// SUBWAY
module SUBWAY(
    clk,
    rst_n,
    in_valid,
    init,
    in0,
    in1,
    in2,
    in3,
    out_valid,
    out
);
Size in the first run: ~500 cells after synthesis, roughly 190 flip-flops, ~16 I/O pins, about 7000 um2 of cells after synthesis.
export LEC_CHECK = 0
export ABC_AREA = 0
export CAP_MARGIN = 35
export CORE_ASPECT_RATIO = 0.91
export CORE_MARGIN = 2
export CORE_UTILIZATION = 67
export CTS_CLUSTER_DIAMETER = 51
export CTS_CLUSTER_SIZE = 59
export HOLD_SLACK_MARGIN = 0.14
export MAX_ROUTING_LAYER = met5
export SETUP_SLACK_MARGIN = -0.07
export SLEW_MARGIN = 20
export TNS_END_PERCENT = 50
create_clock -name core_clock -period 1.06 [get_ports {clk}]
run.sh (not shown) runs the stock make flow with config.mk's settings and CLKGATE_MAP_FILE=.
The baseline finished but failed the layout checks on negative setup slack.
Rerun with:
- ABC_AREA: 0 -> 1
- CORE_UTILIZATION: 67 -> 70
- CTS_CLUSTER_SIZE: 59 -> 32
- HOLD_SLACK_MARGIN: 0.14 -> -0.01
- PLACE_DENSITY_LB_ADDON: default -> 0.1
- SETUP_SLACK_MARGIN: -0.07 -> -0.03
- clock period: 1.06 -> 1.78 ns (I/O delays scaled with it)
What happened: The new run finished but failed the layout checks on negative setup slack; worst setup slack improved by 1300 ps; die size decreases by 1.4%; final cell count increases by 21%; non-clock buffer count decreases by 73; clock power decreases by 44%; combinational power decreases by 59%; power decreases by 48%; sequential cell count is unchanged; global-route usage decreases by 8.9 points.
Rerun with:
- CELL_PAD_IN_SITES_DETAIL_PLACEMENT: default -> 2
- CORE_MARGIN: 2 -> 9
- CORE_UTILIZATION: 70 -> 42
- CTS_CLUSTER_SIZE: 32 -> 30
- HOLD_SLACK_MARGIN: -0.01 -> default
- MAX_ROUTING_LAYER: met5 -> met4
- MIN_ROUTING_LAYER: default -> met1
- PLACE_DENSITY_LB_ADDON: 0.1 -> default
- SLEW_MARGIN: 20 -> 10
After rerunning:
- The changed run produced a layout that fails on negative setup slack
- non-clock buffer count climbs by 10
- routed wire length came out higher by 78%
- cell count climbs by 10%
Rerun with:
- CELL_PAD_IN_SITES_DETAIL_PLACEMENT: 2 -> default
- CORE_MARGIN: 9 -> 2
- CORE_UTILIZATION: 42 -> 29
- CTS_CLUSTER_DIAMETER: 51 -> 388
- CTS_CLUSTER_SIZE: 30 -> 98
- HOLD_SLACK_MARGIN: default -> 0.14
- MAX_ROUTING_LAYER: met4 -> met5
- MIN_ROUTING_LAYER: met1 -> default
- PLACE_DENSITY_LB_ADDON: default -> 0.1
- SLEW_MARGIN: 10 -> 20
- The changed run finished with negative setup slack left
- power is lower by roughly a tenth
- die size is higher by about a fifth
- worst setup slack improves by 400 ps
- global-route usage is lower by 12 points
- final cell count is higher by roughly a tenth
- core utilization is lower by 17 points
- hold slack degrades by 6.2 ps
- sequential share of layout area is higher by 0.61 points
- routed wire length is lower by well over a third

SUBWAY again, from the RTL that the note above started with.
Settings: LEC_CHECK=0, ABC_AREA=1, CAP_MARGIN=20, CORE_MARGIN=2, CORE_UTILIZATION=38, GPL_TIMING_DRIVEN=1, MIN_ROUTING_LAYER=met1, PLACE_DENSITY_LB_ADDON=0.07, SLEW_MARGIN=20; clock period 1.68 ns.
The baseline reached the layout checks and failed them: negative setup slack.
Change:
--- a/flow/config.mk
+++ b/flow/config.mk
@@ -10,6 +10,4 @@
 export CORE_MARGIN = 2
-export CORE_UTILIZATION = 38
-export GPL_TIMING_DRIVEN = 1
-export MIN_ROUTING_LAYER = met1
-export PLACE_DENSITY_LB_ADDON = 0.07
+export CORE_UTILIZATION = 72
+export CTS_CLUSTER_DIAMETER = 160
 export SLEW_MARGIN = 20
==> flow/constraint.sdc (replaced) <==
create_clock -name core_clock -period 1.37 [get_ports {clk}]
set_input_delay 0.2740 -clock core_clock [delete_from_list [all_inputs] [get_ports {clk}]]
set_output_delay 0.2740 -clock core_clock [all_outputs]
set_load 0.01 [all_outputs]
Result:
- The changed run completed and failed the layout checks on negative setup slack
- synthesized area does not change
- core utilization increases by 46 points
- cell count decreases by 7.0%
- design area increases by 5.7%
- clock-buffer cell count increases by 1
- global-route usage increases by 19 points
- routed wire length increases by 72%
- sequential share of layout area decreases by 3.1 points
- power increases by 37%
Change:
--- a/flow/config.mk
+++ b/flow/config.mk
@@ -11,3 +11,4 @@
 export CORE_UTILIZATION = 72
-export CTS_CLUSTER_DIAMETER = 160
+export CTS_CLUSTER_DIAMETER = 221
+export CTS_CLUSTER_SIZE = 14
 export SLEW_MARGIN = 20
==> flow/constraint.sdc (replaced) <==
create_clock -name core_clock -period 1.62 [get_ports {clk}]
set_input_delay 0.3240 -clock core_clock [delete_from_list [all_inputs] [get_ports {clk}]]
set_output_delay 0.3240 -clock core_clock [all_outputs]
set_load 0.01 [all_outputs]
The new run completed, yet does not pass: negative setup slack. Die size does not change. Wire length goes down by about 17%. Utilization came out lower by 4.3 points. Final cell count is lower by 1.5%. Final area shrinks by 4.7%. Non-clock buffer count fell by 14.
Change:
--- a/flow/config.mk
+++ b/flow/config.mk
@@ -11,4 +11,4 @@
 export CORE_UTILIZATION = 72
-export CTS_CLUSTER_DIAMETER = 221
-export CTS_CLUSTER_SIZE = 14
+export CTS_CLUSTER_DIAMETER = 218
+export CTS_CLUSTER_SIZE = 98
 export SLEW_MARGIN = 20
==> flow/constraint.sdc (replaced) <==
create_clock -name core_clock -period 1.29 [get_ports {clk}]
set_input_delay 0.2580 -clock core_clock [delete_from_list [all_inputs] [get_ports {clk}]]
set_output_delay 0.2580 -clock core_clock [all_outputs]
set_load 0.01 [all_outputs]
Outcome: With this change the flow never finished: it broke off in clock tree synthesis (4_1_cts) with DPL-0038. Area after synthesis is unchanged. Die size does not change. Synthesized cell count stays the same.
Change:
--- a/flow/config.mk
+++ b/flow/config.mk
@@ -7,3 +7,2 @@
 export LEC_CHECK = 0
-export ABC_AREA = 1
 export CAP_MARGIN = 20
@@ -11,4 +10,3 @@
 export CORE_UTILIZATION = 72
-export CTS_CLUSTER_DIAMETER = 218
-export CTS_CLUSTER_SIZE = 98
+export CTS_CLUSTER_SIZE = 30
 export SLEW_MARGIN = 20
==> flow/constraint.sdc (replaced) <==
create_clock -name core_clock -period 1.98 [get_ports {clk}]
set_input_delay 0.3960 -clock core_clock [delete_from_list [all_inputs] [get_ports {clk}]]
set_output_delay 0.3960 -clock core_clock [all_outputs]
set_load 0.01 [all_outputs]
The new run finished but failed the layout checks on negative setup slack.
Synthesized cell count goes down by 33%.
Die area goes down by about 2.8%.
Synthesized area goes down by 2.9%.
Change:
--- a/flow/config.mk
+++ b/flow/config.mk
@@ -9,4 +9,3 @@
 export CORE_MARGIN = 2
-export CORE_UTILIZATION = 72
-export CTS_CLUSTER_SIZE = 30
+export CORE_UTILIZATION = 40
 export SLEW_MARGIN = 20
==> flow/constraint.sdc (replaced) <==
create_clock -name core_clock -period 2.32 [get_ports {clk}]
set_input_delay 0.4640 -clock core_clock [delete_from_list [all_inputs] [get_ports {clk}]]
set_output_delay 0.4640 -clock core_clock [all_outputs]
set_load 0.01 [all_outputs]
What happened: Now the flow finished with timing, DRC and antenna clean; via count fell by a few percent; synthesized area does not change; hold slack improves by 0.062 ns; setup slack improves by 0.23 ns; die size is higher by well over a third; utilization goes down by 37 points; sequential power is lower by about a fifth.

SUBWAY again, from the RTL that the note above started with.
Settings: LEC_CHECK=0, CAP_MARGIN=20, CORE_ASPECT_RATIO=0.68, CORE_MARGIN=2, CORE_UTILIZATION=40, GPL_ROUTABILITY_DRIVEN=0, GPL_TIMING_DRIVEN=0, HOLD_SLACK_MARGIN=0.26, PLACE_DENSITY=0.73, SLEW_MARGIN=20, TNS_END_PERCENT=65; clock period 2.5 ns.
The first run completed without violations.
Rerun with:
==> flow/config.mk (replaced) <==
export PLATFORM = sky130hd
export DESIGN_NAME = SUBWAY
export DESIGN_NICKNAME = SUBWAY
export VERILOG_FILES = /design/flow/design.v
export SDC_FILE = /design/flow/constraint.sdc
export NUM_CORES = 4
export LEC_CHECK = 0
export CAP_MARGIN = 20
export CELL_PAD_IN_SITES_DETAIL_PLACEMENT = 1
export CORE_ASPECT_RATIO = 0.5
export CORE_MARGIN = 2
export CORE_UTILIZATION = 40
export CTS_CLUSTER_DIAMETER = 239
export CTS_CLUSTER_SIZE = 98
export PLACE_DENSITY_LB_ADDON = 0.01
export SETUP_SLACK_MARGIN = 0.15
export SLEW_MARGIN = 20
export TNS_END_PERCENT = 10
- The changed run passed the timing, design-rule and antenna checks
- worst hold slack got worse by 400 ps
- clock power went down by about 6%
- via count drops by 1.4%

== willow ==
SUBWAY again, from the RTL that the note above started with.
clock: 1.78 ns
lec_check: 0
abc_area: 1
cap_margin: 35
core_aspect_ratio: 0.91
core_margin: 2
core_utilization: 72
cts_cluster_diameter: 51
cts_cluster_size: 72
hold_slack_margin: -0.01
max_routing_layer: met5
place_density: 0.42
setup_slack_margin: -0.03
slew_margin: 20
tns_end_percent: 50
Completing all stages was not enough for willow: its layout failed the final checks because of setup timing.
diff inputs: willow => nickel
diff --git a/flow/config.mk b/flow/config.mk
--- a/flow/config.mk
+++ b/flow/config.mk
@@ -13,7 +13,6 @@
 export CTS_CLUSTER_DIAMETER = 51
-export CTS_CLUSTER_SIZE = 72
-export HOLD_SLACK_MARGIN = -0.01
+export CTS_CLUSTER_SIZE = 59
+export HOLD_SLACK_MARGIN = 0.14
 export MAX_ROUTING_LAYER = met5
-export PLACE_DENSITY = 0.42
-export SETUP_SLACK_MARGIN = -0.03
+export SETUP_SLACK_MARGIN = 0.13
 export SLEW_MARGIN = 20
==> flow/constraint.sdc <==
create_clock -name core_clock -period 1.13 [get_ports {clk}]
set_input_delay 0.2260 -clock core_clock [delete_from_list [all_inputs] [get_ports {clk}]]
set_output_delay 0.2260 -clock core_clock [all_outputs]
set_load 0.01 [all_outputs]
==> comparison <==
Row count came out exactly the same in willow and nickel.
Measured against each other, willow and nickel differ in number of placed instances with taps included, the lower figure coming from willow.
Comparing willow with nickel, the post-synth tally of flip-flops with integrated enable came out essentially unchanged.
Relative to willow, the half-perimeter wire length after detailed placement of nickel is higher by 5.3%.
nickel: aborted in clock tree synthesis (tool error)
willow -> nickel: initial core utilization delta 0, exact match
Looking at placement-stage cell area, nickel sits about 3% higher than willow does.
No activity file was given, so power comes from the tool's default toggle rates.
